--- config.mk ---
export PLATFORM = sky130hd
export DESIGN_NAME = registers_32x32
export DESIGN_NICKNAME = registers_32x32
export VERILOG_FILES = /design/flow/design.v
export SDC_FILE = /design/flow/constraint.sdc
export NUM_CORES = 4
export LEC_CHECK = 0
export CAP_MARGIN = 35
export CORE_MARGIN = 2
export CORE_UTILIZATION = 72
export CTS_CLUSTER_DIAMETER = 397
export PLACE_DENSITY = 0.64
export SETUP_SLACK_MARGIN = 0.04
export SLEW_MARGIN = 20
--- constraint.sdc ---
create_clock -name core_clock -period 3.19 [get_ports {clk_i}]
set_input_delay 0.6380 -clock core_clock [delete_from_list [all_inputs] [get_ports {clk_i}]]
set_output_delay 0.6380 -clock core_clock [all_outputs]
set_load 0.01 [all_outputs]
--- design.v ---
module mux32
  (
   input [4:0] sel_i,
   input [31:0] data_i,
   output data_o
   );
   genvar i;
   wire [1:0] data_mux16_w;
   wire       data_mux32_w;
   assign data_mux32_w = (sel_i[4]) ? data_mux16_w[1] : data_mux16_w[0];
   assign data_o = data_mux32_w;
generate
   for(i=0;i<2;i=i+1)
     begin : mux16
	mux16 mux16
	 (
	  .sel_i(sel_i[3:0]),
	  .data_i(data_i[(i*16+15)-:16]),
	  .data_o(data_mux16_w[i])
	  );
     end 
endgenerate  
endmodule
module mux16
  (
   input [3:0] 	sel_i,
   input [15:0] data_i,
   output 	data_o
   );
   genvar 	i;
   wire [3:0] 	data_mux4_w;
   wire [1:0] 	data_mux8_w;
   wire 	data_mux16_w;
   assign data_mux8_w[0] = (sel_i[2]) ? data_mux4_w[1] : data_mux4_w[0];
   assign data_mux8_w[1] = (sel_i[2]) ? data_mux4_w[3] : data_mux4_w[2];
   assign data_mux16_w = (sel_i[3]) ? data_mux8_w[1] : data_mux8_w[0];
generate
   for(i=0;i<4;i=i+1)
     begin : mux4
	mux4 mux4
	 (
	  .sel_i(sel_i[1:0]),
	  .data_i(data_i[(i*4+3)-:4]),
	  .data_o(data_mux4_w[i])
	  );
     end 
endgenerate
   assign data_o = data_mux16_w;
endmodule
module mux4
  (
   input [1:0] sel_i,
   input [3:0] data_i,
   output data_o
   );
   reg 	  data_v;
   always @(*)
     case(sel_i)
       2'b00 : data_v = data_i[0];
       2'b01 : data_v = data_i[1];
       2'b10 : data_v = data_i[2];
       2'b11 : data_v = data_i[3];
     endcase
   assign data_o = data_v;
endmodule
module registers_32x32
  (
   input       clk_i,
   input       reset_ni,
   input       write_enable_i,
   input [4:0] register_addr_a_i,
   input [4:0] register_addr_b_i,
   input [4:0] register_write_i,
   input [31:0] write_data_i,
   output [31:0] read_data_a_o,
   output [31:0] read_data_b_o
   );
   integer 	 i;
   wire [4:0] 	 enable_data_w;
   reg 		 enable_register_v [1:31];
   reg [31:0] 	 register [1:31];
   assign enable_data_w = register_write_i & {5{write_enable_i}};
   always @(*)
     begin
	for(i=1;i<32;i=i+1)
	  begin
	     enable_register_v[i] = 1'b0;
	  end
	for(i=1;i<32;i=i+1)
	  begin
	     if (enable_data_w == i) enable_register_v[i] = 1'b1;
	  end 
     end 
   always @(posedge clk_i or negedge reset_ni)
     begin
	if (!reset_ni)
	  for(i=1;i<32;i=i+1)
	    begin
	       register[i] <= 32'b0;
	    end
	else
	  for(i=1;i<32;i=i+1)
	    begin
	       if (enable_register_v[i])
		 begin
		    register[i] <= write_data_i;
		 end
	    end 
     end 
   wire [31:0] decoded_read_a_data_w;
   wire [31:0] decoded_read_b_data_w;
   genvar      j;
generate
   for(j=0;j<32;j=j+1)
     begin : multiplexer
	mux32 mux32_a
	 (
	  .sel_i(register_addr_a_i),
	  .data_i({register[31][j],
		   register[30][j],
		   register[29][j],
		   register[28][j],
		   register[27][j],
		   register[26][j],
		   register[25][j],
		   register[24][j],
		   register[23][j],
		   register[22][j],
		   register[21][j],
		   register[20][j],
		   register[19][j],
		   register[18][j],
		   register[17][j],
		   register[16][j],
		   register[15][j],
		   register[14][j],
		   register[13][j],
		   register[12][j],
		   register[11][j],
		   register[10][j],
		   register[9][j],
		   register[8][j],
		   register[7][j],
		   register[6][j],
		   register[5][j],
		   register[4][j],
		   register[3][j],
		   register[2][j],
		   register[1][j],
		   1'b0}),
	  .data_o(decoded_read_a_data_w[j])
	  );
	mux32 mux32_b
	 (
	  .sel_i(register_addr_b_i),
	  .data_i({register[31][j],
		   register[30][j],
		   register[29][j],
		   register[28][j],
		   register[27][j],
		   register[26][j],
		   register[25][j],
		   register[24][j],
		   register[23][j],
		   register[22][j],
		   register[21][j],
		   register[20][j],
		   register[19][j],
		   register[18][j],
		   register[17][j],
		   register[16][j],
		   register[15][j],
		   register[14][j],
		   register[13][j],
		   register[12][j],
		   register[11][j],
		   register[10][j],
		   register[9][j],
		   register[8][j],
		   register[7][j],
		   register[6][j],
		   register[5][j],
		   register[4][j],
		   register[3][j],
		   register[2][j],
		   register[1][j],
		   1'b0}),
	  .data_o(decoded_read_b_data_w[j])
	  );
     end 
endgenerate 
   assign read_data_a_o = decoded_read_a_data_w;
   assign read_data_b_o = decoded_read_b_data_w;
endmodule 
--- run.sh ---
#!/bin/bash
# the make line also repeats each setting of config.mk as NAME=value (left out here)
make -C /OpenROAD-flow-scripts/flow DESIGN_CONFIG=/design/flow/config.mk WORK_HOME=/design/flow/orfs CLKGATE_MAP_FILE= finish
==> reports/qor.txt, run 1 <==
Status -> complete, but fails checks
SO Viols -> negative setup slack
RSZ-0062 raised after global routing -> yes
Final min period -> 3262 ps
Fin crit share -> 102.2%
WL/cell -> 35.41 µm
Buffers and inverters on the worst path -> 6
Post-synth ARST share -> 100.0%
Logic cell area -> 0.02970 mm²
Hold Crit Class -> reg2reg
Post-Synth Adder-Cell Area -> 0%
P_comb -> 8.37 mW
Final HPWL DP -> 116100 µm
H-tree Lvls -> 3
Setup violations, final -> 2
Setup CP Type -> in2out
Ys cells -> 4209
Final WL -> 197800 µm
Die Wd -> 282.7 µm
Reg clk slew, reported paths -> 60 ps
Flop area -> 0.02482 mm²
PD cells -> 560.1 mW/mm²
Worst EP required -> 2550 ps
Peak supply drop -> 0.5677 mV
Tool warnings -> 34
Largest net degree at the start of global routing -> 108
Die area -> 0.07993 mm²
Total CTS buffers -> 104
Yosys aoi share -> 8.816%
Commonest cells post-synth -> mux2_2, dfrtp_1, clkbuf_1
Met2 usage -> 71.75%
Worst slew pin tran -> 719.2 ps
Antenna Nets Post-Route -> 0
Yosys xor share -> 0%
Initial antenna violation count -> 9
Global route hottest layer -> met2
WP data arrival -> 2620 ps
Register share of total power -> 44.0%
Area added between synthesis and finish -> 19.87%
Routed vias -> 42680
YS chip area -> 0.05593 mm²
Syn Nets -> 4259
Final Skew -> 0 ps
P_int -> 26.79 mW
Clock Root Buffer -> clkbuf_16
Clock Power -> 12.6 mW
Total power -> 37.55 mW
Crit path capture -> read_data_a_o[9]
Synth logic family -> multiplexers
Hold path cells -> 1
Syn. warnings -> 4
Finished Layout Cells -> 5585
Combinational power share -> 22.3%
Mapped Cells -> 4209
Core area -> 0.07721 mm²
Top Consumer -> sequential cells
Hold Startpoint -> register[7][27]
Init Core Util -> 72.44%
Most frequent cell after synthesis -> mux2_2
Unique cell type count in the Yosys netlist -> 59
F_max -> 306.6 MHz
Crit path max-delay family -> buffers and inverters
Mapped Area -> 0.05593 mm²
Fin. Hold Viols -> 0
Final net count -> 4501
Synth flops -> 992
Buffers on Ports -> 113
Clk latency late pin -> 670 ps
Hold Path Sink -> register[7][27]
GRT Overall Usage -> 48.78%
Final Max Tran Viols -> 0
First-pass GRT wire length -> 284400 µm
Hold_ws -> 504.7 ps
Via density -> 7.642
Site row count -> 102
Max stage delay on crit path -> 290 ps
Worst R2R Path Depth -> 2
WP depth -> 10
Most frequent CP cell -> buf_6
CP startpoint kind -> input port
Worst setup startpoint -> register_addr_a_i[4]
Seq/Total Area, Yosys -> 44.38%
Flip-flops with a built-in enable -> 0
CTS Buffer Depth -> 3
GRT met1 Usage -> 61.14%
Max-cap viol count -> 0
Dominant flop cell -> dfrtp_1
Clock share of power -> 33.7%
Max transition margin -> 51.69%
Fillers -> 3531
Sw power -> 10.76 mW
FF-to-FF End -> register[13][9]
Drt pass-1 iters -> 6
DRT iter0 DRCs -> 5319
GR Util met3 -> 14.53%
Simple share -> 3.447%
Sw Share -> 28.66%
Crit-path cells -> buf_2, buf_6, buf_4, nand4b_1, buf_6, bufbuf_16, o22ai_1, nor2_1, o211a_1, dlygate4sd2_1
Leak -> 30.18 nW
Vias in the first global route -> 43770
Worst reg2reg startpoint -> register[13][9]
Grt ovf -> 0
Ports -> 114
Die height -> 282.7 µm
DRC Markers -> 0
Sink Count -> 992
Critical-path top delay cell -> dlygate4sd2_1
Placed cell count -> 5282
Reg2reg setup slack -> 2260 ps
Top cells by area -> dfrtp_1, mux2_2, mux4_2
Critical Path Sink Type -> primary output
Synthesized area per cell -> 13.29 µm²
Mux share -> 38.34%
GP Congestion -> 0.9477
CTS tree -> yes
Crit path max fanout -> 6
Seq power -> 16.5 mW
Area leader, netlist -> dfrtp_1
PnR worst setup slack -> -71.72 ps
Synth top area share -> 44.38%
## layer usage
layer,wire length (µm),part of all wire [%],vias up
li1,-,-,16620
met3,24360,12,1035
met4,16750,8.5,2
met1,69500,35,21800
met5,13,0.0066,-
met2,87150,44,3224
## layout make-up
type	count	area share, %
clock buffers	161	4.742
diodes	8	0.02986
repair buffers	654	11.43
multi-input cells	2698	44.29
well taps	1040	1.941
flip-flops and latches	992	37.03
clock inverters	31	0.5356
inverters	1	0.005599
## metrics by stage
stage                     util [%]  setup slack, ps  setup TNS, ps  cell area [µm²]
after floorplan                  -            407.2              0            55930
after global placement       78.45           -984.6         -43020            60570
after detailed placement     78.54            -1000         -43710            60650
after CTS                    85.83           -30.24         -41.63            66270
after global routing         86.81           -53.66         -103.6            67030
final                        86.83           -71.72         -120.8            67050
## repair_timing
item / 4_1_cts / 5_1_grt
hold buffers: 1 / 0
resized: 356 / 106
pin swaps: 60 / 30
cloned: 17 / 3
endpoints found under the hold margin: 33 / 0
setup endpoints to repair: 64 / 51
buffers inserted: 49 / 10
==> run 2, diff against run 1 <==
ABC_AREA = 1   (was default)
CAP_MARGIN = 10   (was 35)
CTS_CLUSTER_DIAMETER = 44   (was 397)
CTS_CLUSTER_SIZE = 17   (was default)
HOLD_SLACK_MARGIN = 0.29   (was default)
MAX_ROUTING_LAYER = met4   (was default)
PLACE_DENSITY = 0.68   (was 0.64)
SETUP_SLACK_MARGIN = 0.82   (was 0.04)
SLEW_MARGIN = 5   (was 20)
TNS_END_PERCENT = 5   (was default)
==> reports/qor.txt, run 2 <==
Status -> no timing/DRC/antenna violations
Reg clk slew, reported paths -> 50 ps
P_int -> 26.95 mW
Sw power -> 12.65 mW
DRT iter0 DRCs -> 13090
Seq/Total Area, Yosys -> 45.84%
Finished Layout Cells -> 8628
WP data arrival -> 2310 ps
Crit path max-delay family -> buffers and inverters
Crit path max fanout -> 15
Clk latency late pin -> 750 ps
Syn. warnings -> 4
Clock Root Buffer -> clkbuf_16
P_comb -> 7.44 mW
Max-cap viol count -> 0
Dominant flop cell -> dfrtp_1
Mapped Cells -> 7627
Mapped Area -> 0.05415 mm²
Largest net degree at the start of global routing -> 105
Commonest cells post-synth -> nand2_1, nand3_1, o21ai_0
Crit path capture -> read_data_b_o[25]
DRC Markers -> 0
Worst reg2reg startpoint -> register[18][1]
Final min period -> 2951 ps
CTS Buffer Depth -> 3
Syn Nets -> 7677
FF-to-FF End -> register[18][1]
Die area -> 0.07742 mm²
Worst setup startpoint -> register_addr_b_i[0]
Unique cell type count in the Yosys netlist -> 23
Die height -> 278.2 µm
Sink Count -> 992
Post-Synth Adder-Cell Area -> 0%
Crit-path cells -> buf_16, buf_4, nand2_8, inv_12, buf_16, buf_12, nand2_1, nand3_1, nand2_1, nand3_1, nand3_1, nand2_2, buf_2
Flip-flops with a built-in enable -> 0
GP Congestion -> 0.9586
Most frequent cell after synthesis -> nand2_1
Drt pass-1 iters -> 22
Yosys xor share -> 0%
Simple share -> 29.03%
Area added between synthesis and finish -> 20.35%
Vias in the first global route -> 61160
Final WL -> 237900 µm
Yosys aoi share -> 17.01%
Fin. Hold Viols -> 0
Flop area -> 0.02482 mm²
Fillers -> 3978
Antenna Nets Post-Route -> 0
Max stage delay on crit path -> 200 ps
Worst EP required -> 2550 ps
CTS tree -> yes
Clock share of power -> 40.7%
Critical Path Sink Type -> primary output
Final Skew -> 0 ps
Register share of total power -> 40.5%
Placed cell count -> 8260
Clock Power -> 16.1 mW
Core area -> 0.07445 mm²
Top Consumer -> clock
Routed vias -> 62820
Fin crit share -> 92.50%
Reg2reg setup slack -> 2300 ps
Synthesized area per cell -> 7.100 µm²
WL/cell -> 27.57 µm
WP depth -> 13
Via density -> 7.280
Synth logic family -> simple AND/OR/NAND/NOR gates
Logic cell area -> 0.02571 mm²
Site row count -> 100
Ys cells -> 7627
RSZ-0062 raised after global routing -> yes
Max transition margin -> 34.42%
Setup violations, final -> 0
Ports -> 114
Grt ovf -> 0
Tool warnings -> 34
Most frequent CP cell -> nand3_1
GRT Overall Usage -> 62.02%
CP startpoint kind -> input port
Initial antenna violation count -> 8
YS chip area -> 0.05415 mm²
Seq power -> 16.0 mW
Worst R2R Path Depth -> 2
Final Max Tran Viols -> 0
Setup CP Type -> in2out
Synth flops -> 992
PD cells -> 607.7 mW/mm²
Area leader, netlist -> dfrtp_1
Buffers on Ports -> 113
Final net count -> 7590
Worst slew pin tran -> 982.6 ps
Total CTS buffers -> 133
Combinational power share -> 18.8%
Leak -> 30.28 nW
F_max -> 338.9 MHz
Synth top area share -> 45.84%
H-tree Lvls -> 4
Critical-path top delay cell -> buf_16
Die Wd -> 278.2 µm
Init Core Util -> 72.74%
Mux share -> 0%
First-pass GRT wire length -> 355400 µm
Peak supply drop -> 0.5346 mV
Sw Share -> 31.94%
Hold_ws -> 442.6 ps
Buffers and inverters on the worst path -> 6
Hold Crit Class -> in2async
Top cells by area -> dfrtp_1, nand2_1, nand3_1
Post-synth ARST share -> 100.0%
Final HPWL DP -> 118600 µm
run 2: timing repair:
action | 4_1_cts | 5_1_grt
setup buffers | 63 | 20
hold buffers | 1 | 0
resized | 389 | 104
pin swaps | 54 | 43
setup endpoints to repair | 64 | 68
cloned | 27 | 3
endpoints found under the hold margin | 46 | 0
run 2: per-layer routing:
layer  vias to the layer above  wire, µm  track usage (%)  share of wire, %
li1                      25040         -                -                 -
met1                     28050     71070            70.45                30
met2                      6864     92300            82.98                39
met3                      2862     46350            29.16                19
met4                         0     28160            50.63                12
met5                         -         0                -                 0
run 2: area by class of cell:
cell class | count | area share (%)
flip-flops and latches | 992 | 38.09
clock inverters | 88 | 1.686
repair inverters | 3 | 0.04032
repair buffers | 518 | 11.22
inverters | 323 | 2.014
multi-input cells | 5569 | 39.45
well taps | 969 | 1.860
clock buffers | 156 | 5.602
diodes | 10 | 0.03840
run 2: per-stage QoR:
stage / util [%] / power (mW) / cell area, µm² / setup slack (ps) / TNS (ps)
finish: 87.54 / 39.60 / 65170 / 239.1 / 0
global route: 87.53 / 40.69 / 65160 / 259.5 / 0
global placement: 77.71 / 22.11 / 57850 / -40.84 / -199.2
CTS: 86.61 / 38.59 / 64480 / 382.5 / 0
detailed placement: 77.71 / 22.43 / 57850 / -113.8 / -590.4
floorplan: - / 19.94 / 54670 / 811.3 / 0
==> run 3, diff against run 2 <==
ABC_AREA = 0   (was 1)
CAP_MARGIN = 20   (was 10)
CORE_UTILIZATION = 68   (was 72)
CTS_CLUSTER_DIAMETER = default   (was 44)
CTS_CLUSTER_SIZE = 44   (was 17)
GPL_ROUTABILITY_DRIVEN = 0   (was default)
GPL_TIMING_DRIVEN = 0   (was default)
HOLD_SLACK_MARGIN = default   (was 0.29)
MIN_ROUTING_LAYER = met2   (was default)
PLACE_DENSITY = default   (was 0.68)
PLACE_DENSITY_LB_ADDON = 0.05   (was default)
SETUP_SLACK_MARGIN = 0.98   (was 0.82)
SLEW_MARGIN = 35   (was 5)
TNS_END_PERCENT = default   (was 5)
clock period = 6.27 ns   (was 3.19 ns; I/O delays follow)
==> reports/qor.txt, run 3 <==
Status -> did not finish
Stop stage -> global routing (5_1_grt)
Run Error -> [ERROR GRT-0116] Global routing finished with congestion. Check the congestion regions in the DRC Viewer.
H-tree Lvls -> 3
Final HPWL DP -> 147700 µm
Die Wd -> 290.8 µm
Sink Count -> 992
Buffers on Ports -> 107
Clock Root Buffer -> clkbuf_16
Synth top area share -> 44.38%
Syn Nets -> 4259
GRT Overall Usage -> 91.32%
Syn. warnings -> 4
CTS Hold Bufs -> 0
Simple share -> 3.447%
Synth flops -> 992
Site row count -> 105
Mux share -> 38.34%
Dominant flop cell -> dfrtp_1
CTS Buffer Depth -> 3
Commonest cells post-synth -> mux2_2, dfrtp_1, clkbuf_1
Post-Synth Adder-Cell Area -> 0%
Grt ovf -> 1706
Yosys aoi share -> 8.816%
Flip-flops with a built-in enable -> 0
Setup slack at placement -> -270.8 ps
Total CTS buffers -> 106
Core area -> 0.08172 mm²
Ports -> 114
Post-synth ARST share -> 100.0%
YS chip area -> 0.05593 mm²
Top cells by area -> dfrtp_1, mux2_2, mux4_2
Ys cells -> 4209
Init Core Util -> 68.45%
Most frequent cell after synthesis -> mux2_2
Mapped Area -> 0.05593 mm²
Area leader, netlist -> dfrtp_1
Unique cell type count in the Yosys netlist -> 59
Mapped Cells -> 4209
Die height -> 290.8 µm
Die area -> 0.08456 mm²
Yosys xor share -> 0%
Seq/Total Area, Yosys -> 44.38%
Synthesized area per cell -> 13.29 µm²
Synth logic family -> multiplexers
## run 3: stage by stage
step | std cells | util [%] | setup TNS (ps) | cell area, µm²
CTS | 5600 | 77.48 | 0 | 63320
detailed placement | 5403 | 72.06 | -410.0 | 58880
global placement | 5386 | 71.40 | - | 58340
floorplan | 4209 | - | 0 | 55930
## run 3: timing repair
item                       CTS
setup endpoints to repair   64
setup buffers                7
resized                    223
pin swaps                   10
## run 3: layer usage
metal | GRT usage (%) | overflow
met5 | - | -
met4 | 74.36 | 171
met3 | 100.0 | 1231
met2 | 92.50 | 304
met1 | - | -
==> run 4, diff against run 3 <==
CORE_UTILIZATION = 55   (was 68)
CTS_CLUSTER_DIAMETER = 363   (was default)
CTS_CLUSTER_SIZE = default   (was 44)
GPL_ROUTABILITY_DRIVEN = 1   (was 0)
GPL_TIMING_DRIVEN = default   (was 0)
MIN_ROUTING_LAYER = met1   (was met2)
PLACE_DENSITY_LB_ADDON = 0.19   (was 0.05)
SETUP_SLACK_MARGIN = -0.01   (was 0.98)
SLEW_MARGIN = 20   (was 35)
TNS_END_PERCENT = 15   (was default)
clock period = 3.94 ns   (was 6.27 ns; I/O delays follow)
==> reports/qor.txt, run 4 <==
Critical Path Sink Type -> primary output
Worst reg2reg startpoint -> register[3][20]
Synth flops -> 992
Crit path max-delay family -> buffers and inverters
Syn Nets -> 4259
Core area -> 0.1004 mm²
CTS Hold Bufs -> 0
GP Congestion -> 0.8869
Flop area -> 0.02482 mm²
Setup TNS -> -288.0 ps
Reg2reg setup slack -> 3090 ps
Max stage delay on crit path -> 540 ps
RSZ-0062 raised after global routing -> yes
Yosys xor share -> 0%
Register share of total power -> 44.2%
Dpl cell area -> 0.05964 mm²
H-tree Lvls -> 3
PnR worst setup slack -> -68.64 ps
Total power -> 29.83 mW
Setup violations, final -> 7
Crit-path cells -> clkdlybuf4s50_1, buf_6, nand4bb_4, buf_12, buf_12, o22ai_1, nor4_1, o211a_1, clkdlybuf4s50_1
Leak -> 28.59 nW
FF-to-FF End -> register[3][20]
Largest net degree at the start of global routing -> 97
Top Consumer -> sequential cells
First-pass GRT wire length -> 253500 µm
Via density -> 6.752
Final core occ -> 63.79%
F_max -> 249.5 MHz
Die Wd -> 322.9 µm
Clock Power -> 10.6 mW
Max transition margin -> 25.98%
Die area -> 0.1043 mm²
Antenna Nets Post-Route -> 0
Die height -> 322.9 µm
P_int -> 21.67 mW
Final net count -> 4272
Mapped Area -> 0.05593 mm²
Final Skew -> 0 ps
Clk latency late pin -> 690 ps
GRT Overall Usage -> 33.66%
Top cells by area -> dfrtp_1, mux2_2, mux4_2
CTS Buffer Depth -> 3
Ys cells -> 4209
Commonest cells post-synth -> mux2_2, dfrtp_1, clkbuf_1
WP data arrival -> 3220 ps
Yosys aoi share -> 8.816%
Final Max Tran Viols -> 0
Reg clk slew, reported paths -> 60 ps
Sink Count -> 992
WP depth -> 9
Grt ovf -> 0
CP startpoint kind -> input port
Site row count -> 116
Most frequent cell after synthesis -> mux2_2
Logic cell area -> 0.02910 mm²
Routed vias -> 38320
DRT iter0 DRCs -> 3628
Simple share -> 3.447%
Combinational power share -> 20.3%
Flip-flops with a built-in enable -> 0
Sw power -> 8.162 mW
WL/cell -> 30.00 µm
Clock Root Buffer -> clkbuf_16
DRC Markers -> 0
Status -> complete, but fails checks
Area leader, netlist -> dfrtp_1
Clock share of power -> 35.5%
Sw Share -> 27.36%
Crit path max fanout -> 10
Ports -> 114
Final WL -> 170200 µm
YS chip area -> 0.05593 mm²
Syn. warnings -> 4
Synthesized area per cell -> 13.29 µm²
Fillers -> 7601
Fin area -> 0.06407 mm²
Final min period -> 4009 ps
Mapped Cells -> 4209
Setup CP Type -> in2out
Area added between synthesis and finish -> 14.55%
Seq power -> 13.2 mW
Buffers on Ports -> 113
SO Viols -> negative setup slack
Peak supply drop -> 0.3598 mV
Tool warnings -> 28
Initial antenna violation count -> 8
Fin crit share -> 101.7%
Crit path capture -> read_data_a_o[29]
Synth logic family -> multiplexers
Hold Crit Class -> in2async
Drt pass-1 iters -> 6
Total CTS buffers -> 110
P_comb -> 6.04 mW
Hold_ws -> 61.48 ps
Worst slew pin tran -> 1107 ps
Dominant flop cell -> dfrtp_1
Unique cell type count in the Yosys netlist -> 59
Fin. Hold Viols -> 0
Post-synth ARST share -> 100.0%
Init Core Util -> 55.69%
Worst R2R Path Depth -> 1
Seq/Total Area, Yosys -> 44.38%
CTS tree -> yes
Worst EP required -> 3150 ps
Post-Synth Adder-Cell Area -> 0%
Synth top area share -> 44.38%
Worst setup startpoint -> register_addr_a_i[4]
Mux share -> 38.34%
Critical-path top delay cell -> clkdlybuf4s50_1
Final HPWL DP -> 106900 µm
Max-cap viol count -> 0
PD cells -> 465.6 mW/mm²
Buffers and inverters on the worst path -> 5
Vias in the first global route -> 38210
run 4: layer usage:
metal  vias to the layer above  track usage, %  routed length, µm
li1                      16200               -                  -
met3                       419           4.802              11880
met2                      1488           50.85              78790
met5                         -               -                  0
met4                         0           13.06               6819
met1                     20210           46.25              72730
run 4: what timing repair did:
item	in CTS	in global routing
setup buffers	6	2
gates cloned	1	1
gates resized	97	65
endpoints found under the setup margin	64	35
pin swaps	15	10
run 4: cell type report:
type | instances | share of cell area, %
tap | 1357 | 2.650
clock buffer | 170 | 5.009
multi-input combinational | 2698 | 45.42
sequential | 992 | 38.74
antenna | 6 | 0.02343
inverter | 1 | 0.005859
timing repair buffer | 419 | 7.394
clock inverter | 32 | 0.7519
run 4: through the flow:
step                setup slack (ps)  cells
global route                  -111.2   5675
global placement              -392.8   5457
detailed placement            -338.2   5457
floorplan                      857.2   4209
finish                        -68.64   5675
CTS                           -161.1   5666
==> run 5, diff against run 4 <==
CORE_MARGIN = 9   (was 2)
CORE_UTILIZATION = 72   (was 55)
CTS_CLUSTER_DIAMETER = 327   (was 363)
CTS_CLUSTER_SIZE = 77   (was default)
GPL_ROUTABILITY_DRIVEN = default   (was 1)
GPL_TIMING_DRIVEN = 0   (was default)
HOLD_SLACK_MARGIN = -0.07   (was default)
MIN_ROUTING_LAYER = met2   (was met1)
PLACE_DENSITY_LB_ADDON = 0.28   (was 0.19)
SETUP_SLACK_MARGIN = 1.27   (was -0.01)
SLEW_MARGIN = 40   (was 20)
TNS_END_PERCENT = 10   (was 15)
clock period = 5.85 ns   (was 3.94 ns; I/O delays follow)
==> reports/qor.txt, run 5 <==
Status -> did not finish
Stop stage -> global routing (5_1_grt)
Run Error -> [ERROR GRT-0116] Global routing finished with congestion. Check the congestion regions in the DRC Viewer.
Top cells by area -> dfrtp_1, mux2_2, mux4_2
Mapped Cells -> 4209
Seq/Total Area, Yosys -> 44.38%
Synthesized area per cell -> 13.29 µm²
Ports -> 114
Setup slack at placement -> -276.5 ps
GP Congestion -> 1.248
Simple share -> 3.447%
Yosys aoi share -> 8.816%
Syn Nets -> 4259
Area leader, netlist -> dfrtp_1
Dominant flop cell -> dfrtp_1
Synth top area share -> 44.38%
GRT Overall Usage -> 92.36%
Sink Count -> 992
Yosys xor share -> 0%
Init Core Util -> 73.16%
Site row count -> 101
Die Wd -> 296.7 µm
Flip-flops with a built-in enable -> 0
Core area -> 0.07645 mm²
Clock Root Buffer -> clkbuf_16
Ys cells -> 4209
Placed cell count -> 5370
Mapped Area -> 0.05593 mm²
Post-synth ARST share -> 100.0%
Die height -> 296.7 µm
Post-Synth Adder-Cell Area -> 0%
Syn. warnings -> 4
Mux share -> 38.34%
Synth flops -> 992
Most frequent cell after synthesis -> mux2_2
YS chip area -> 0.05593 mm²
Synth logic family -> multiplexers
CTS Buffer Depth -> 3
Final HPWL DP -> 157400 µm
Commonest cells post-synth -> mux2_2, dfrtp_1, clkbuf_1
Total CTS buffers -> 16
Buffers on Ports -> 107
Die area -> 0.08804 mm²
Grt ovf -> 1348
H-tree Lvls -> 1
Unique cell type count in the Yosys netlist -> 59
[run 5: routing by layer]
layer / global-route usage, % / GRT overflow
met5: - / -
met3: 99.36 / 929
met2: 92.56 / 230
met4: 80.53 / 189
met1: - / -
[run 5: repair_timing]
action | 4_1_cts
cloned | 3
pin swaps | 39
setup endpoints to repair | 64
hold buffers | 0
setup buffers | 14
resized | 523
endpoints found under the hold margin | 0
[run 5: metrics by stage]
stage / area (µm²) / hold slack [ps]
CTS: 61550 / 298.4
floorplan: 55930 / 462.8
global placement: 58290 / 475.8
detailed placement: 59010 / 483.8
==> run 6, diff against run 5 <==
ABC_AREA = 1   (was 0)
CORE_MARGIN = 2   (was 9)
CORE_UTILIZATION = 63   (was 72)
CTS_CLUSTER_DIAMETER = default   (was 327)
CTS_CLUSTER_SIZE = 97   (was 77)
GPL_TIMING_DRIVEN = default   (was 0)
HOLD_SLACK_MARGIN = default   (was -0.07)
MAX_ROUTING_LAYER = default   (was met4)
MIN_ROUTING_LAYER = default   (was met2)
PLACE_DENSITY_LB_ADDON = default   (was 0.28)
SETUP_SLACK_MARGIN = default   (was 1.27)
SLEW_MARGIN = 20   (was 40)
TNS_END_PERCENT = 15   (was 10)
clock period = 3.45 ns   (was 5.85 ns; I/O delays follow)
==> reports/qor.txt, run 6 <==
Status -> complete, but fails checks
SO Viols -> negative setup slack
Syn. warnings -> 4
Worst slew pin tran -> 1053 ps
DRT iter0 DRCs -> 8303
Logic cell area -> 0.02524 mm²
Fin crit share -> 101.3%
Buffers on Ports -> 113
Drt pass-1 iters -> 9
Sink Count -> 992
Total CTS buffers -> 107
Total power -> 32.57 mW
Reg2reg setup slack -> 2660 ps
Area added between synthesis and finish -> 13.91%
Commonest cells post-synth -> nand2_1, nand3_1, o21ai_0
Clock Power -> 11.7 mW
Hold_ws -> 443.3 ps
Simple share -> 29.03%
Synth top area share -> 45.84%
CTS tree -> yes
PnR worst setup slack -> -43.99 ps
Dominant flop cell -> dfrtp_1
Vias in the first global route -> 53030
CTS Buffer Depth -> 3
Hold Crit Class -> in2async
WL/cell -> 24.88 µm
FF-to-FF End -> register[17][25]
Fin. Hold Viols -> 0
Seq power -> 14.7 mW
Sw power -> 10.17 mW
Max transition margin -> 29.74%
Finished Layout Cells -> 8621
CP startpoint kind -> input port
Mapped Area -> 0.05415 mm²
Area leader, netlist -> dfrtp_1
Synth logic family -> simple AND/OR/NAND/NOR gates
Flip-flops with a built-in enable -> 0
P_comb -> 6.10 mW
WP data arrival -> 2800 ps
Die Wd -> 297.2 µm
Combinational power share -> 18.7%
Mapped Cells -> 7627
Die height -> 297.2 µm
Grt ovf -> 0
Final net count -> 7436
Crit path max fanout -> 14
Antenna Nets Post-Route -> 0
Top Consumer -> sequential cells
Clk latency late pin -> 710 ps
Routed vias -> 56440
Crit-path cells -> buf_6, nand2_1, bufinv_16, buf_4, clkbuf_16, nand2_1, nand3_1, nand2_1, nand3_1, nand3_1, nand2_2, clkdlybuf4s50_1
Mux share -> 0%
YS chip area -> 0.05415 mm²
Worst reg2reg startpoint -> register[17][25]
P_int -> 22.39 mW
Ys cells -> 7627
Setup CP Type -> in2out
Max stage delay on crit path -> 560 ps
Core area -> 0.08515 mm²
Tool warnings -> 39
Final WL -> 214500 µm
Crit path capture -> read_data_a_o[10]
Synth flops -> 992
Most frequent cell after synthesis -> nand2_1
First-pass GRT wire length -> 325000 µm
Yosys xor share -> 0%
Flop area -> 0.02482 mm²
Worst R2R Path Depth -> 2
Top cells by area -> dfrtp_1, nand2_1, nand3_1
Post-synth ARST share -> 100.0%
Worst EP required -> 2760 ps
Yosys aoi share -> 17.01%
Critical-path top delay cell -> clkdlybuf4s50_1
Placed cell count -> 8417
Syn Nets -> 7677
Fillers -> 6876
Reg clk slew, reported paths -> 60 ps
Via density -> 6.546
Seq/Total Area, Yosys -> 45.84%
Synthesized area per cell -> 7.100 µm²
Die area -> 0.08832 mm²
Sw Share -> 31.24%
Worst setup startpoint -> register_addr_a_i[1]
PD cells -> 527.9 mW/mm²
Post-Synth Adder-Cell Area -> 0%
Init Core Util -> 63.60%
Clock Root Buffer -> clkbuf_16
Unique cell type count in the Yosys netlist -> 23
Crit path max-delay family -> buffers and inverters
Leak -> 28.56 nW
Final Max Tran Viols -> 0
Register share of total power -> 45.2%
Peak supply drop -> 0.5612 mV
H-tree Lvls -> 3
WP depth -> 12
DRC Markers -> 0
Largest net degree at the start of global routing -> 128
Setup violations, final -> 1
Buffers and inverters on the worst path -> 5
GRT Overall Usage -> 48.07%
RSZ-0062 raised after global routing -> yes
Max-cap viol count -> 0
GP Congestion -> 0.9197
Ports -> 114
Final HPWL DP -> 124600 µm
Final min period -> 3494 ps
Clock share of power -> 36.1%
F_max -> 286.2 MHz
Initial antenna violation count -> 4
Final Skew -> 0 ps
Critical Path Sink Type -> primary output
Site row count -> 107
## run 6: timing repair
item	4_1_cts	5_1_grt
endpoints found under the setup margin	9	39
setup buffers	0	2
hold buffers	1	0
pin swaps	0	1
gates cloned	0	1
hold endpoints to repair	11	0
gates resized	7	29
## run 6: layer usage
layer  GRT usage, %  vias to the layer above  wire, µm
met4          31.93                        6     17320
met1          62.08                    25900     75380
met2          71.32                     4686     89980
met3          13.01                     1166     31690
li1               -                    24680         -
met5              0                        -       103
## run 6: area by class of cell
| type | instances | area share, % |
|---|---|---|
| Antenna cell | 2 | 0.008114 |
| Clock inverter | 33 | 0.5477 |
| Timing Repair Buffer | 393 | 8.655 |
| Clock buffer | 165 | 5.213 |
| Sequential cell | 992 | 40.24 |
| Inverter | 323 | 2.089 |
| Tap cell | 1144 | 2.320 |
| Multi-Input combinational cell | 5569 | 40.92 |
## run 6: per-stage QoR
step                setup WS [ps]  utilization [%]  cell area (µm²)  setup TNS (ps)
floorplan                   777.4                -            54150               0
global placement           -4.080            68.03            57930          -4.916
detailed placement         -26.69            68.03            57930          -45.09
CTS                        -6.505            72.26            61520          -12.12
global route               -64.60            72.44            61680          -297.7
finish                     -43.99            72.44            61680          -43.99
==> run 7, diff against run 6 <==
ABC_AREA = default   (was 1)
CORE_UTILIZATION = 71   (was 63)
CTS_CLUSTER_DIAMETER = 137   (was default)
CTS_CLUSTER_SIZE = 18   (was 97)
SETUP_SLACK_MARGIN = -0.28   (was default)
TNS_END_PERCENT = default   (was 15)
clock period = 3.7 ns   (was 3.45 ns; I/O delays follow)
==> reports/qor.txt, run 7 <==
Vias in the first global route -> 41180
Syn. warnings -> 4
Critical Path Sink Type -> primary output
Site row count -> 102
Grt ovf -> 0
Max-cap viol count -> 0
Final net count -> 4247
Yosys xor share -> 0%
Mux share -> 38.34%
WL/cell -> 32.67 µm
YS chip area -> 0.05593 mm²
Total CTS buffers -> 61
Initial antenna violation count -> 10
RSZ-0062 raised after global routing -> yes
Die height -> 284.7 µm
Setup TNS -> -7085 ps
Dpl cell area -> 0.05971 mm²
Buffers on Ports -> 113
SO Viols -> negative setup slack
Final Skew -> 0 ps
CTS tree -> yes
DR WL met3 -> 17070 µm
Buffers and inverters on the worst path -> 5
Antenna Nets Post-Route -> 0
Clk latency late pin -> 670 ps
P_comb -> 6.53 mW
Worst slew pin tran -> 1146 ps
Crit-path cells -> clkdlybuf4s50_1, buf_4, nand4bb_2, buf_4, buf_12, o22ai_1, nor4_1, o211a_1, clkdlybuf4s50_1
Area leader, netlist -> dfrtp_1
Reg clk slew, reported paths -> 80 ps
Combinational power share -> 23.9%
Seq/Total Area, Yosys -> 44.38%
Simple share -> 3.447%
Core area -> 0.07772 mm²
WP depth -> 9
Worst R2R Path Depth -> 1
Init Core Util -> 71.96%
Post-CTS Setup Bufs -> 0
Setup violations, final -> 39
Yosys aoi share -> 8.816%
Crit path capture -> read_data_a_o[2]
Clock Root Buffer -> clkbuf_16
Most frequent cell after synthesis -> mux2_2
Final WL -> 171400 µm
CTS Buffer Depth -> 3
Clock Power -> 6.69 mW
Final Max Tran Viols -> 0
Met2 WL -> 78620 µm
Hold_ws -> 15.46 ps
Ys cells -> 4209
Dominant flop cell -> dfrtp_1
Final HPWL DP -> 107200 µm
Hold Crit Class -> in2async
Area added between synthesis and finish -> 10.01%
Tool warnings -> 33
Die Wd -> 284.7 µm
Fin. Hold Viols -> 0
Peak supply drop -> 0.5492 mV
Setup CP Type -> in2out
Post-synth ARST share -> 100.0%
Top cells by area -> dfrtp_1, mux2_2, mux4_2
H-tree Lvls -> 2
Sink Count -> 992
FF-to-FF End -> register[3][3]
Reg2reg setup slack -> 2870 ps
PD cells -> 443.7 mW/mm²
Highest routed layer -> met5
F_max -> 251.0 MHz
Syn Nets -> 4259
Largest net degree at the start of global routing -> 126
Sw power -> 7.857 mW
Critical-path top delay cell -> clkdlybuf4s50_1
Mapped Cells -> 4209
Fin crit share -> 107.7%
CP startpoint kind -> input port
GP Congestion -> 0.9012
GRT Overall Usage -> 42.35%
Status -> complete, but fails checks
First-pass GRT wire length -> 258500 µm
Clock share of power -> 24.5%
Seq power -> 14.1 mW
Via density -> 7.474
Finished Layout Cells -> 5245
Flip-flops with a built-in enable -> 0
Synth logic family -> multiplexers
Placed cell count -> 5174
Final min period -> 3984 ps
Post-Route M1 WL -> 65840 µm
Sw Share -> 28.78%
Register share of total power -> 51.6%
Ports -> 114
Top Consumer -> sequential cells
Drt pass-1 iters -> 6
Crit path max fanout -> 8
Worst EP required -> 2960 ps
Post-Synth Adder-Cell Area -> 0%
Worst reg2reg startpoint -> register[3][3]
Commonest cells post-synth -> mux2_2, dfrtp_1, clkbuf_1
Max stage delay on crit path -> 550 ps
Synth flops -> 992
PnR worst setup slack -> -284.3 ps
Routed vias -> 39200
Crit path max-delay family -> buffers and inverters
Die area -> 0.08104 mm²
Mapped Area -> 0.05593 mm²
P_int -> 19.45 mW
DRT iter0 DRCs -> 3991
Fin area -> 0.06153 mm²
WP data arrival -> 3240 ps
Leak -> 27.41 nW
Unique cell type count in the Yosys netlist -> 59
DRC Markers -> 0
Synthesized area per cell -> 13.29 µm²
Max transition margin -> 23.38%
Synth top area share -> 44.38%
Worst setup startpoint -> register_addr_a_i[4]
[run 7: per-layer routing]
layer  track usage (%)  up-vias
met2             65.26     2286
met4             21.57        4
met3             9.053      631
li1                  -    16020
met1             57.17    20260
met5                 0        -
[run 7: per-stage QoR]
stage	power [mW]	setup slack (ps)	util [%]
final	27.30	-284.3	79.17
after global routing	28.37	-301.1	79.17
after CTS	27.23	-280.0	79.02
after detailed placement	20.64	-428.8	76.83
after global placement	20.10	-471.0	76.83
after floorplan	18.46	713.2	-
[run 7: what timing repair did]
item | CTS | global route
gates resized | 16 | 21
pin swaps | 2 | 3
setup endpoints to repair | 20 | 36
hold buffers | 0 | 0
[run 7: layout make-up]
type	count	area [µm²]
Inverter	1	3.754
Clock buffer	63	1577
Tap cell	1040	1301
Sequential cell	992	24820
Clock inverter	2	25.02
Timing Repair Buffer	443	5141
Multi-Input combinational cell	2698	28640
Antenna cell	6	15.01
Fill cell	4589	16190
==> run 8, diff against run 7 <==
ABC_AREA = 0   (was default)
CORE_UTILIZATION = 72   (was 71)
CTS_CLUSTER_DIAMETER = 33   (was 137)
CTS_CLUSTER_SIZE = 31   (was 18)
HOLD_SLACK_MARGIN = 0.26   (was default)
MAX_ROUTING_LAYER = met4   (was default)
PLACE_DENSITY = 0.69   (was default)
SETUP_SLACK_MARGIN = 0.87   (was -0.28)
TNS_END_PERCENT = 5   (was default)
clock period = 3.36 ns   (was 3.7 ns; I/O delays follow)
==> reports/qor.txt, run 8 <==
CP startpoint kind -> input port
Clk latency late pin -> 770 ps
SO Viols -> negative setup slack
Finished Layout Cells -> 5732
Synth flops -> 992
DRT iter0 DRCs -> 6493
Unique cell type count in the Yosys netlist -> 59
Worst EP required -> 2690 ps
Synth logic family -> multiplexers
Fin area -> 0.07035 mm²
Largest net degree at the start of global routing -> 98
Mapped Area -> 0.05593 mm²
PD cells -> 609.2 mW/mm²
Site row count -> 102
Logic cell area -> 0.03018 mm²
Dominant flop cell -> dfrtp_1
Ys cells -> 4209
Syn. warnings -> 4
Final Skew -> 0 ps
Final Max Tran Viols -> 0
Placed cell count -> 5245
Critical-path top delay cell -> nor2_1
Hold_ws -> 496.3 ps
Crit path capture -> read_data_a_o[22]
Crit path max fanout -> 11
Final HPWL DP -> 110400 µm
Grt ovf -> 0
Peak supply drop -> 0.5622 mV
Worst slew pin tran -> 1144 ps
Fillers -> 2650
Drt pass-1 iters -> 9
Sink Count -> 992
Register share of total power -> 37.2%
Worst R2R Path Depth -> 2
Combinational power share -> 19.8%
GRT Overall Usage -> 56.82%
Area added between synthesis and finish -> 25.77%
Init Core Util -> 72.44%
Initial antenna violation count -> 17
Area leader, netlist -> dfrtp_1
Hold Startpoint -> register[11][27]
Status -> complete, but fails checks
GP Congestion -> 0.9431
Mux share -> 38.34%
Synthesized area per cell -> 13.29 µm²
Final WL -> 226200 µm
YS chip area -> 0.05593 mm²
H-tree Lvls -> 4
WL/cell -> 39.46 µm
FF-to-FF End -> register[8][31]
CTS Buffer Depth -> 3
Worst reg2reg startpoint -> register[8][31]
Setup violations, final -> 2
RSZ-0062 raised after global routing -> yes
Tool warnings -> 31
Most frequent CP cell -> buf_12
Mapped Cells -> 4209
Hold Crit Class -> reg2reg
Setup CP Type -> in2out
P_comb -> 8.50 mW
Total CTS buffers -> 171
Die height -> 282.7 µm
Ports -> 114
P_int -> 30.12 mW
Seq power -> 15.9 mW
Top Consumer -> clock
Hold Path Sink -> register[11][27]
Fin. Hold Viols -> 0
Clock Power -> 18.4 mW
Reg2reg setup slack -> 2380 ps
Clock Root Buffer -> clkbuf_16
DRC Markers -> 0
Simple share -> 3.447%
WP depth -> 9
Via density -> 8.031
Buffers on Ports -> 113
Yosys xor share -> 0%
Synth top area share -> 44.38%
Critical Path Sink Type -> primary output
Flip-flops with a built-in enable -> 0
Antenna Nets Post-Route -> 0
Core area -> 0.07721 mm²
Reg clk slew, reported paths -> 50 ps
WP data arrival -> 2790 ps
Fin crit share -> 103.0%
Max transition margin -> 23.52%
Sw Share -> 29.72%
Max stage delay on crit path -> 560 ps
Max-cap viol count -> 0
Leak -> 31.59 nW
PnR worst setup slack -> -101.3 ps
Setup TNS -> -125.3 ps
Final net count -> 4569
Commonest cells post-synth -> mux2_2, dfrtp_1, clkbuf_1
Buffers and inverters on the worst path -> 5
Post-synth ARST share -> 100.0%
Seq/Total Area, Yosys -> 44.38%
Sw power -> 12.74 mW
Final min period -> 3461 ps
Crit-path cells -> clkbuf_8, buf_8, nand4b_1, buf_12, buf_12, o22ai_1, nor2_1, o211a_1, clkdlybuf4s15_2
Clock share of power -> 43.0%
Die Wd -> 282.7 µm
CTS tree -> yes
Post-Synth Adder-Cell Area -> 0%
Vias in the first global route -> 47380
Syn Nets -> 4259
Routed vias -> 46030
F_max -> 288.9 MHz
Most frequent cell after synthesis -> mux2_2
Top cells by area -> dfrtp_1, mux2_2, mux4_2
Worst setup startpoint -> register_addr_a_i[1]
Yosys aoi share -> 8.816%
Crit path max-delay family -> buffers and inverters
Flop area -> 0.02483 mm²
Dpl cell area -> 0.06052 mm²
Die area -> 0.07993 mm²
First-pass GRT wire length -> 318000 µm
Hold path cells -> 1
## run 8: final cells by class
| cell class | instances | share of cell area [%] |
|---|---|---|
| clock inverters | 117 | 2.008 |
| flip-flops and latches | 992 | 35.29 |
| diodes | 30 | 0.1067 |
| well taps | 1040 | 1.850 |
| repair buffers | 655 | 11.26 |
| inverters | 1 | 0.005336 |
| clock buffers | 199 | 6.581 |
| multi-input cells | 2698 | 42.90 |
## run 8: metrics by stage
stage / power [mW] / setup WS [ps] / utilization, %
finish: 42.86 / -101.3 / 91.11
global route: 43.75 / -34.68 / 91.10
CTS: 41.62 / 259.0 / 90.50
floorplan: 20.36 / 619.1 / -
detailed placement: 22.83 / -635.2 / 78.38
global placement: 22.25 / -612.7 / 78.38
## run 8: repair_timing
item / in CTS / in global routing
setup endpoints to repair: 64 / 64
cloned: 27 / 2
gates resized: 593 / 48
endpoints found under the hold margin: 46 / 0
buffers inserted: 88 / 23
pin swaps: 122 / 28
hold buffers: 1 / 0
## run 8: routing by layer
metal	up-vias	part of all wire (%)	track usage (%)
li1	16910	-	-
met1	22700	32	65.70
met2	4507	42	77.04
met5	-	0	-
met3	1920	16	23.60
met4	0	10	46.86
==> run 9, diff against run 8 <==
ABC_AREA = default   (was 0)
CTS_CLUSTER_DIAMETER = default   (was 33)
CTS_CLUSTER_SIZE = default   (was 31)
HOLD_SLACK_MARGIN = default   (was 0.26)
MAX_ROUTING_LAYER = default   (was met4)
PLACE_DENSITY = 0.64   (was 0.69)
SETUP_SLACK_MARGIN = default   (was 0.87)
TNS_END_PERCENT = default   (was 5)
clock period = 3.35 ns   (was 3.36 ns; I/O delays follow)
==> reports/qor.txt, run 9 <==
Worst slew pin tran -> 1124 ps
Clk latency late pin -> 670 ps
Syn Nets -> 4259
Total CTS buffers -> 105
Die Wd -> 282.7 µm
Status -> complete, but fails checks
H-tree Lvls -> 3
Crit path capture -> read_data_a_o[5]
GP Congestion -> 0.9195
Worst setup startpoint -> register_addr_a_i[0]
Core area -> 0.07721 mm²
Worst R2R Path Depth -> 1
WL/cell -> 33.93 µm
Combinational power share -> 21.3%
Crit path max-delay family -> buffers and inverters
Finished Layout Cells -> 5518
Worst EP required -> 2680 ps
PD cells -> 540.1 mW/mm²
Init Core Util -> 72.44%
Largest net degree at the start of global routing -> 92
PnR worst setup slack -> -7.828 ps
Post-synth ARST share -> 100.0%
Sw Share -> 28.22%
Flip-flops with a built-in enable -> 0
DRC Markers -> 0
Mapped Area -> 0.05593 mm²
Fin. Hold Viols -> 0
Reg clk slew, reported paths -> 60 ps
CTS Buffer Depth -> 3
Final min period -> 3358 ps
Buffers on Ports -> 113
Synth flops -> 992
Antenna Nets Post-Route -> 0
Final WL -> 187200 µm
Peak supply drop -> 0.5275 mV
FF-to-FF End -> register[31][0]
Register share of total power -> 44.2%
Top Consumer -> sequential cells
Dpl cell area -> 0.06065 mm²
Setup violations, final -> 5
Yosys aoi share -> 8.816%
Fin crit share -> 100.2%
Top cells by area -> dfrtp_1, mux2_2, mux4_2
Die height -> 282.7 µm
Sw power -> 9.996 mW
Area added between synthesis and finish -> 17.25%
Final Skew -> 0 ps
Hold Crit Class -> in2async
Most frequent CP cell -> buf_12
Seq power -> 15.7 mW
Drt pass-1 iters -> 6
Dominant flop cell -> dfrtp_1
Most frequent cell after synthesis -> mux2_2
Clock share of power -> 34.5%
Fillers -> 3830
Routed vias -> 41590
Tool warnings -> 33
Clock Root Buffer -> clkbuf_16
Clock Power -> 12.2 mW
Final Max Tran Viols -> 0
Grt ovf -> 0
Synth top area share -> 44.38%
Seq/Total Area, Yosys -> 44.38%
Crit-path cells -> buf_12, buf_12, buf_12, mux2_2, a221oi_1, nor4_2, o211a_1, dlygate4sd2_1
Site row count -> 102
Reg2reg setup slack -> 2510 ps
Setup TNS -> -18.72 ps
Max-cap viol count -> 0
SO Viols -> negative setup slack
Setup CP Type -> in2out
Mux share -> 38.34%
First-pass GRT wire length -> 276200 µm
RSZ-0062 raised after global routing -> yes
Max transition margin -> 24.85%
CP startpoint kind -> input port
WP data arrival -> 2690 ps
Syn. warnings -> 4
P_int -> 25.43 mW
Initial antenna violation count -> 10
Synth logic family -> multiplexers
Critical Path Sink Type -> primary output
Die area -> 0.07993 mm²
CTS tree -> yes
GRT Overall Usage -> 47.09%
Simple share -> 3.447%
Fin area -> 0.06558 mm²
Yosys xor share -> 0%
Post-Synth Adder-Cell Area -> 0%
Max stage delay on crit path -> 460 ps
Mapped Cells -> 4209
Buffers and inverters on the worst path -> 4
Sink Count -> 992
Vias in the first global route -> 43300
Final HPWL DP -> 115700 µm
Unique cell type count in the Yosys netlist -> 59
Ports -> 114
Crit path max fanout -> 30
Commonest cells post-synth -> mux2_2, dfrtp_1, clkbuf_1
P_comb -> 7.54 mW
Ys cells -> 4209
CTS Hold Bufs -> 0
Synthesized area per cell -> 13.29 µm²
Placed cell count -> 5286
YS chip area -> 0.05593 mm²
Via density -> 7.538
Leak -> 29.48 nW
Area leader, netlist -> dfrtp_1
F_max -> 297.8 MHz
Worst reg2reg startpoint -> register[31][0]
Critical-path top delay cell -> a221oi_1
Final net count -> 4439
DRT iter0 DRCs -> 4571
Final core occ -> 84.94%
WP depth -> 8
-- run 9: area by class of cell --
type	instances	area, µm²	area share (%)
Multi-Input combinational cell	2698	29370	44.78
Inverter	1	3.754	0.005723
Timing Repair Buffer	591	6460	9.850
Clock inverter	39	450.4	0.6868
Sequential cell	992	24820	37.85
Clock buffer	151	3163	4.823
Antenna cell	6	15.01	0.02289
Tap cell	1040	1301	1.984
-- run 9: timing repair --
action                     CTS  global route
setup endpoints to repair   64            48
pin swaps                   48            18
gates resized              284            61
setup buffers               29            11
cloned                       4             0
-- run 9: metal layers --
layer / track usage, % / share of wire (%) / vias up
li1: - / - / 16480
met1: 61.11 / 36 / 21280
met2: 69.26 / 44 / 2923
met3: 12.84 / 12 / 900
met4: 32.71 / 7.8 / 10
met5: 0 / 0.058 / -
-- run 9: through the flow --
step	total power [mW]	setup WS, ps	hold slack [ps]
CTS	35.17	-6.238	42.34
global placement	22.31	-775.6	473.0
global route	36.57	-20.11	59.01
floorplan	20.38	503.2	374.4
detailed placement	22.91	-798.0	493.2
finish	35.42	-7.828	30.83
==> run 10, diff against run 9 <==
CAP_MARGIN = 40   (was 20)
CELL_PAD_IN_SITES_DETAIL_PLACEMENT = 0   (was default)
CELL_PAD_IN_SITES_GLOBAL_PLACEMENT = 1   (was default)
CORE_MARGIN = 6   (was 2)
CORE_UTILIZATION = 33   (was 72)
CTS_CLUSTER_DIAMETER = 240   (was default)
GPL_TIMING_DRIVEN = 0   (was default)
MIN_ROUTING_LAYER = met2   (was default)
PLACE_DENSITY = default   (was 0.64)
TNS_END_PERCENT = 95   (was default)
clock period = 5.69 ns   (was 3.35 ns; I/O delays follow)
==> reports/qor.txt, run 10 <==
Status -> complete, but fails checks
SO Viols -> negative setup slack
WP depth -> 10
Die Wd -> 423.7 µm
Top cells by area -> dfrtp_1, mux2_2, mux4_2
Fin. Hold Viols -> 0
Clock Power -> 8.31 mW
Synthesized area per cell -> 13.29 µm²
Yosys aoi share -> 8.816%
Peak supply drop -> 0.2935 mV
Buffers and inverters on the worst path -> 6
PnR worst setup slack -> -222.6 ps
P_comb -> 4.86 mW
Final HPWL DP -> 185700 µm
YS chip area -> 0.05593 mm²
Init Core Util -> 33.34%
Combinational power share -> 21.7%
RSZ-0062 raised after global routing -> yes
Worst setup startpoint -> register_addr_a_i[3]
Via density -> 8.335
Sink Count -> 992
Commonest cells post-synth -> mux2_2, dfrtp_1, clkbuf_1
Dominant flop cell -> dfrtp_1
Fin crit share -> 103.9%
Final Max Tran Viols -> 0
Post-synth ARST share -> 100.0%
Area leader, netlist -> dfrtp_1
Worst R2R Path Depth -> 1
DRC Markers -> 0
Synth top area share -> 44.38%
GRT Overall Usage -> 46.48%
Final min period -> 5913 ps
Reg2reg setup slack -> 4830 ps
Sw power -> 6.936 mW
FF-to-FF End -> register[13][14]
Worst slew pin tran -> 1023 ps
Reg clk slew, reported paths -> 60 ps
Buffers on Ports -> 107
Vias in the first global route -> 64480
Mux share -> 38.34%
Clock share of power -> 37.2%
Site row count -> 150
Setup violations, final -> 30
WP data arrival -> 4770 ps
CP startpoint kind -> input port
Setup CP Type -> in2out
Max stage delay on crit path -> 660 ps
Ys cells -> 4209
DRT iter0 DRCs -> 14100
CTS Buffer Depth -> 3
Yosys xor share -> 0%
Crit path max fanout -> 11
Antenna Nets Post-Route -> 0
Syn Nets -> 4259
Flip-flops with a built-in enable -> 0
Clk latency late pin -> 820 ps
Final Skew -> 0 ps
Crit path max-delay family -> buffers and inverters
Critical Path Sink Type -> primary output
GP Congestion -> 1.051
Syn. warnings -> 4
Crit path capture -> read_data_a_o[0]
PD cells -> 340.0 mW/mm²
Area added between synthesis and finish -> 17.56%
Tool warnings -> 63
Synth logic family -> multiplexers
Max transition margin -> 31.83%
Crit-path cells -> clkdlybuf4s50_1, clkbuf_4, or3b_4, clkbuf_4, buf_12, o22ai_1, nor4_1, o211a_1, buf_4, clkdlybuf4s50_1
Worst EP required -> 4550 ps
Drt pass-1 iters -> 13
Max-cap viol count -> 0
Sw Share -> 31.02%
Ports -> 114
Worst reg2reg startpoint -> register[13][14]
Top Consumer -> sequential cells
Seq/Total Area, Yosys -> 44.38%
Core area -> 0.1678 mm²
Mapped Cells -> 4209
Die height -> 423.7 µm
Register share of total power -> 41.1%
Unique cell type count in the Yosys netlist -> 59
Mapped Area -> 0.05593 mm²
Final WL -> 286300 µm
Routed vias -> 57160
Seq power -> 9.19 mW
P_int -> 15.42 mW
Largest net degree at the start of global routing -> 132
Setup slack at placement -> -674.8 ps
F_max -> 169.1 MHz
Critical-path top delay cell -> clkdlybuf4s50_1
First-pass GRT wire length -> 384100 µm
Grt ovf -> 0
Die area -> 0.1795 mm²
Synth flops -> 992
Leak -> 28.87 nW
Most frequent cell after synthesis -> mux2_2
Clock Root Buffer -> clkbuf_16
Simple share -> 3.447%
Post-Synth Adder-Cell Area -> 0%
WL/cell -> 41.75 µm
Initial antenna violation count -> 5
Total power -> 22.36 mW
Final net count -> 4569
Total CTS buffers -> 118
CTS tree -> yes
Hold Crit Class -> in2async
H-tree Lvls -> 3
run 10: cell type report:
cell class,count,area (µm²)
fill,16150,102000
multi-input combinational,2698,28560
sequential,992,24820
clock buffer,178,3552
buffer,508,2999
tap,2204,2758
timing repair buffer,200,2494
clock inverter,42,471.7
antenna,35,87.58
inverter,1,3.754
run 10: layer usage:
layer,wire [µm],GRT usage (%),part of all wire [%],vias to the layer above
li1,-,-,-,16580
met1,0,-,0,18090
met2,124500,51.54,43,19330
met3,113400,57.29,40,2966
met4,43020,21.86,15,195
met5,5487,34.22,1.9,-
run 10: repair_timing:
action                     CTS  global route
buffers inserted             7             2
setup endpoints to repair   64            50
pin swaps                    1             2
hold buffers                 0             0
gates resized               71            64
run 10: through the flow:
step	util, %	std cells	hold WS, ps	area (µm²)	setup TNS [ps]
after floorplan	-	4209	462.8	55930	0
after global placement	35.62	6520	478.8	59760	-
after detailed placement	36.40	6599	490.1	61080	-24300
after CTS	38.98	6819	283.5	65400	-18.14
after global routing	39.14	6827	314.3	65680	-79.28
final	39.19	6858	250.4	65750	-2296
==> run 11, diff against run 10 <==
ABC_AREA = 1   (was default)
CAP_MARGIN = 20   (was 40)
CELL_PAD_IN_SITES_DETAIL_PLACEMENT = default   (was 0)
CELL_PAD_IN_SITES_GLOBAL_PLACEMENT = default   (was 1)
CORE_MARGIN = 2   (was 6)
CORE_UTILIZATION = 71   (was 33)
CTS_CLUSTER_DIAMETER = 330   (was 240)
CTS_CLUSTER_SIZE = 18   (was default)
GPL_TIMING_DRIVEN = default   (was 0)
MIN_ROUTING_LAYER = default   (was met2)
SETUP_SLACK_MARGIN = -0.28   (was default)
TNS_END_PERCENT = default   (was 95)
clock period = 3.2 ns   (was 5.69 ns; I/O delays follow)
==> reports/qor.txt, run 11 <==
Post-Synth Adder-Cell Area -> 0%
CTS Buffer Depth -> 3
Peak supply drop -> 0.6125 mV
Sw power -> 10.06 mW
DRT iter0 DRCs -> 9198
F_max -> 285.8 MHz
Final Max Tran Viols -> 0
Die Wd -> 280.2 µm
Crit-path cells -> buf_6, inv_8, buf_12, nand3_1, nand3_1, nand2_1, nand3_1, nand3_1, nand2_1, clkdlybuf4s50_1
Synthesized area per cell -> 7.100 µm²
Final Skew -> 0 ps
Worst reg2reg startpoint -> register[19][29]
DRC Markers -> 0
Sink Count -> 992
Top cells by area -> dfrtp_1, nand2_1, nand3_1
Critical Path Sink Type -> primary output
Drt pass-1 iters -> 10
Vias in the first global route -> 55330
Worst setup startpoint -> register_addr_b_i[1]
Seq/Total Area, Yosys -> 45.84%
Final HPWL DP -> 125800 µm
WL/cell -> 25.25 µm
Die height -> 280.2 µm
Hold Startpoint -> register[12][21]
Clock Root Buffer -> clkbuf_16
Tool warnings -> 31
Total CTS buffers -> 61
WP depth -> 10
Worst R2R Path Depth -> 2
P_int -> 20.33 mW
PnR worst setup slack -> -298.6 ps
Status -> complete, but fails checks
GRT Overall Usage -> 54.07%
Worst slew pin tran -> 1019 ps
Crit path max-delay family -> buffers and inverters
Core area -> 0.07570 mm²
Synth flops -> 992
WP data arrival -> 2860 ps
Max-cap viol count -> 0
H-tree Lvls -> 2
Leak -> 27.77 nW
Top Consumer -> sequential cells
CTS tree -> yes
Largest net degree at the start of global routing -> 117
Initial antenna violation count -> 5
Register share of total power -> 52.2%
CP startpoint kind -> input port
Max stage delay on crit path -> 790 ps
Setup violations, final -> 62
Mapped Area -> 0.05415 mm²
Clock share of power -> 25.8%
Ys cells -> 7627
Post-CTS Setup Bufs -> 0
Clk latency late pin -> 690 ps
Via density -> 6.881
Reg clk slew, reported paths -> 80 ps
Flip-flops with a built-in enable -> 0
GP Congestion -> 0.9542
Dominant flop cell -> dfrtp_1
Unique cell type count in the Yosys netlist -> 23
Crit path capture -> read_data_b_o[1]
Crit path max fanout -> 80
Worst EP required -> 2560 ps
Init Core Util -> 71.54%
Ports -> 114
Buffers and inverters on the worst path -> 4
Syn Nets -> 7677
Hold Path Sink -> register[12][21]
Grt ovf -> 0
Routed vias -> 57660
PD cells -> 506.5 mW/mm²
Setup TNS -> -7702 ps
Dpl cell area -> 0.05837 mm²
FF-to-FF End -> register[19][29]
SO Viols -> negative setup slack
Buffers on Ports -> 113
Clock Power -> 7.84 mW
Fin crit share -> 109.3%
Hold Crit Class -> reg2reg
Most frequent CP cell -> nand3_1
First-pass GRT wire length -> 323000 µm
P_comb -> 6.70 mW
Max transition margin -> 31.96%
Yosys xor share -> 0%
Fin area -> 0.06001 mm²
Total power -> 30.39 mW
Area added between synthesis and finish -> 10.82%
Site row count -> 101
Setup slack at placement -> -105.8 ps
Simple share -> 29.03%
Syn. warnings -> 4
Reg2reg setup slack -> 2420 ps
Hold_ws -> 487.7 ps
Fin. Hold Viols -> 0
Final net count -> 7442
Synth logic family -> simple AND/OR/NAND/NOR gates
Most frequent cell after synthesis -> nand2_1
Final min period -> 3499 ps
Seq power -> 15.9 mW
Synth top area share -> 45.84%
Mux share -> 0%
YS chip area -> 0.05415 mm²
Critical-path top delay cell -> clkdlybuf4s50_1
Hold path cells -> 2
Setup CP Type -> in2out
Post-synth ARST share -> 100.0%
Commonest cells post-synth -> nand2_1, nand3_1, o21ai_0
Sw Share -> 33.11%
Mapped Cells -> 7627
Antenna Nets Post-Route -> 0
Combinational power share -> 22.1%
Final WL -> 211500 µm
Yosys aoi share -> 17.01%
Die area -> 0.07849 mm²
Area leader, netlist -> dfrtp_1
## run 11: through the flow
stage / std cells / utilization, %
6_report: 8379 / 79.27
5_1_grt: 8376 / 79.26
4_1_cts: 8372 / 79.24
3_5_place_dp: 8306 / 77.12
3_3_place_gp: 8306 / 77.12
2_1_floorplan: 7627 / -
## run 11: layout make-up
class                           instances  area [µm²]
Timing Repair Buffer                  445        5868
Antenna cell                            7       17.52
Multi-Input combinational cell       5569       25200
Tap cell                              978        1224
Sequential cell                       992       24820
Clock buffer                           63        1577
Inverter                              323        1275
Fill cell                            5481       15690
Clock inverter                          2       25.02
## run 11: what timing repair did
item | in CTS | in global routing
hold endpoints to repair | 33 | 0
endpoints found under the setup margin | 0 | 2
gates resized | 0 | 1
hold buffers | 1 | 0
## run 11: per-layer routing
| metal | global-route usage (%) | vias to the layer above | routed length (µm) | share of wire (%) |
|---|---|---|---|---|
| li1 | - | 24610 | - | - |
| met1 | 66.63 | 26170 | 68800 | 33 |
| met5 | 0.3127 | - | 48 | 0.023 |
| met2 | 77.52 | 5320 | 85960 | 41 |
| met3 | 21.38 | 1553 | 37370 | 18 |
| met4 | 38.61 | 4 | 19370 | 9.2 |
==> run 12, diff against run 11 <==
ABC_AREA = default   (was 1)
CAP_MARGIN = 0   (was 20)
CORE_UTILIZATION = 72   (was 71)
CTS_CLUSTER_DIAMETER = 39   (was 330)
CTS_CLUSTER_SIZE = 40   (was 18)
HOLD_SLACK_MARGIN = 0.29   (was default)
MAX_ROUTING_LAYER = met4   (was default)
PLACE_DENSITY = 0.64   (was default)
SETUP_SLACK_MARGIN = 0.99   (was -0.28)
clock period = 3.42 ns   (was 3.2 ns; I/O delays follow)
==> reports/qor.txt, run 12 <==
Yosys aoi share -> 8.816%
WL/cell -> 41.41 µm
WP data arrival -> 2830 ps
SO Viols -> negative setup slack
Top Consumer -> clock
Most frequent cell after synthesis -> mux2_2
Core area -> 0.07721 mm²
Seq/Total Area, Yosys -> 44.38%
Largest net degree at the start of global routing -> 101
Leak -> 32.17 nW
Final WL -> 241700 µm
Buffers on Ports -> 113
Hold Crit Class -> in2async
Status -> complete, but fails checks
Synth logic family -> multiplexers
First-pass GRT wire length -> 295500 µm
GP Congestion -> 0.9407
Mapped Area -> 0.05593 mm²
Sw power -> 12.86 mW
Die Wd -> 282.7 µm
WP depth -> 12
Ports -> 114
Worst EP required -> 2740 ps
Peak supply drop -> 0.5558 mV
Area leader, netlist -> dfrtp_1
Commonest cells post-synth -> mux2_2, dfrtp_1, clkbuf_1
Mapped Cells -> 4209
Setup TNS -> -106.8 ps
Setup violations, final -> 2
CP startpoint kind -> input port
Buffers and inverters on the worst path -> 8
Combinational power share -> 21.9%
PD cells -> 572.8 mW/mm²
Sw Share -> 31.42%
Die area -> 0.07993 mm²
Worst reg2reg startpoint -> register[8][21]
Final Skew -> 0 ps
DRC Markers -> 0
Fin. Hold Viols -> 0
Worst setup startpoint -> register_addr_b_i[0]
CTS Buffer Depth -> 3
Init Core Util -> 72.44%
H-tree Lvls -> 4
Mux share -> 38.34%
Dominant flop cell -> dfrtp_1
Ys cells -> 4209
Post-Synth Adder-Cell Area -> 0%
Setup CP Type -> in2out
Post-synth ARST share -> 100.0%
Synth top area share -> 44.38%
GRT Overall Usage -> 52.29%
Via density -> 8.245
RSZ-0062 raised after global routing -> yes
Final Max Tran Viols -> 0
Reg2reg setup slack -> 2470 ps
Top cells by area -> dfrtp_1, mux2_2, mux4_2
Fillers -> 2340
Worst slew pin tran -> 1235 ps
Crit path capture -> read_data_b_o[24]
Sink Count -> 992
Crit path max fanout -> 6
Dpl cell area -> 0.06073 mm²
Most frequent CP cell -> buf_6
Total CTS buffers -> 149
YS chip area -> 0.05593 mm²
F_max -> 284.8 MHz
PnR worst setup slack -> -91.33 ps
Max stage delay on crit path -> 570 ps
Critical-path top delay cell -> a221oi_1
Synthesized area per cell -> 13.29 µm²
DRT iter0 DRCs -> 8142
Syn Nets -> 4259
Fin crit share -> 102.7%
Initial antenna violation count -> 16
P_comb -> 8.97 mW
Final HPWL DP -> 111400 µm
Max-cap viol count -> 0
Total power -> 40.92 mW
Die height -> 282.7 µm
Simple share -> 3.447%
Flip-flops with a built-in enable -> 0
Syn. warnings -> 4
Drt pass-1 iters -> 8
Clock Root Buffer -> clkbuf_16
Logic cell area -> 0.03060 mm²
Synth flops -> 992
CTS tree -> yes
Final min period -> 3511 ps
Worst R2R Path Depth -> 2
Site row count -> 102
Register share of total power -> 38.6%
P_int -> 28.06 mW
Seq power -> 15.8 mW
Clock share of power -> 39.5%
Fin area -> 0.07143 mm²
Clock Power -> 16.2 mW
Unique cell type count in the Yosys netlist -> 59
Crit path max-delay family -> buffers and inverters
Clk latency late pin -> 740 ps
Vias in the first global route -> 45350
Area added between synthesis and finish -> 27.71%
Routed vias -> 48140
FF-to-FF End -> register[8][21]
Yosys xor share -> 0%
Tool warnings -> 38
Reg clk slew, reported paths -> 50 ps
Grt ovf -> 0
Final net count -> 4679
Crit-path cells -> buf_16, buf_6, and2b_4, buf_6, buf_12, buf_6, buf_6, buf_4, a221oi_1, a221o_1, nor4_4, buf_2
Critical Path Sink Type -> primary output
Antenna Nets Post-Route -> 0
Max transition margin -> 17.38%
Flop area -> 0.02482 mm²
==> run 12: stage by stage <==
stage          hold WS, ps  utilization (%)  worst slack (ps)  std cells
5_1_grt              536.1            92.49            -85.70       5832
2_1_floorplan        388.4                -             683.9       4209
4_1_cts              507.4            89.07             161.9       5672
6_report             503.2            92.51            -91.33       5838
3_3_place_gp         478.0            78.66            -877.4       5265
3_5_place_dp         495.3            78.66            -908.1       5265
==> run 12: layer usage <==
layer  global-route usage, %  share of wire [%]  vias up
li1                        -                  -    17080
met1                   63.40                 31    23190
met2                   72.94                 41     5340
met3                   16.45                 17     2524
met4                   40.24                 12        0
met5                       -                  0        -
==> run 12: final cells by class <==
class | instances | share of cell area, %
Multi-Input combinational cell | 2698 | 42.83
Sequential cell | 992 | 34.75
Timing Repair Buffer | 787 | 13.17
Clock buffer | 185 | 5.805
Tap cell | 1040 | 1.822
Clock inverter | 89 | 1.447
Antenna cell | 46 | 0.1612
Inverter | 1 | 0.005255
==> run 12: timing repair <==
item                                   in CTS  in global routing
hold buffers                                1                  0
buffers inserted                          110                104
cloned                                     22                 16
endpoints found under the hold margin      39                  0
resized                                   483                310
setup endpoints to repair                  64                 64
pin swaps                                 113                114
No activity file was given, so power comes from the tool's default toggle rates.
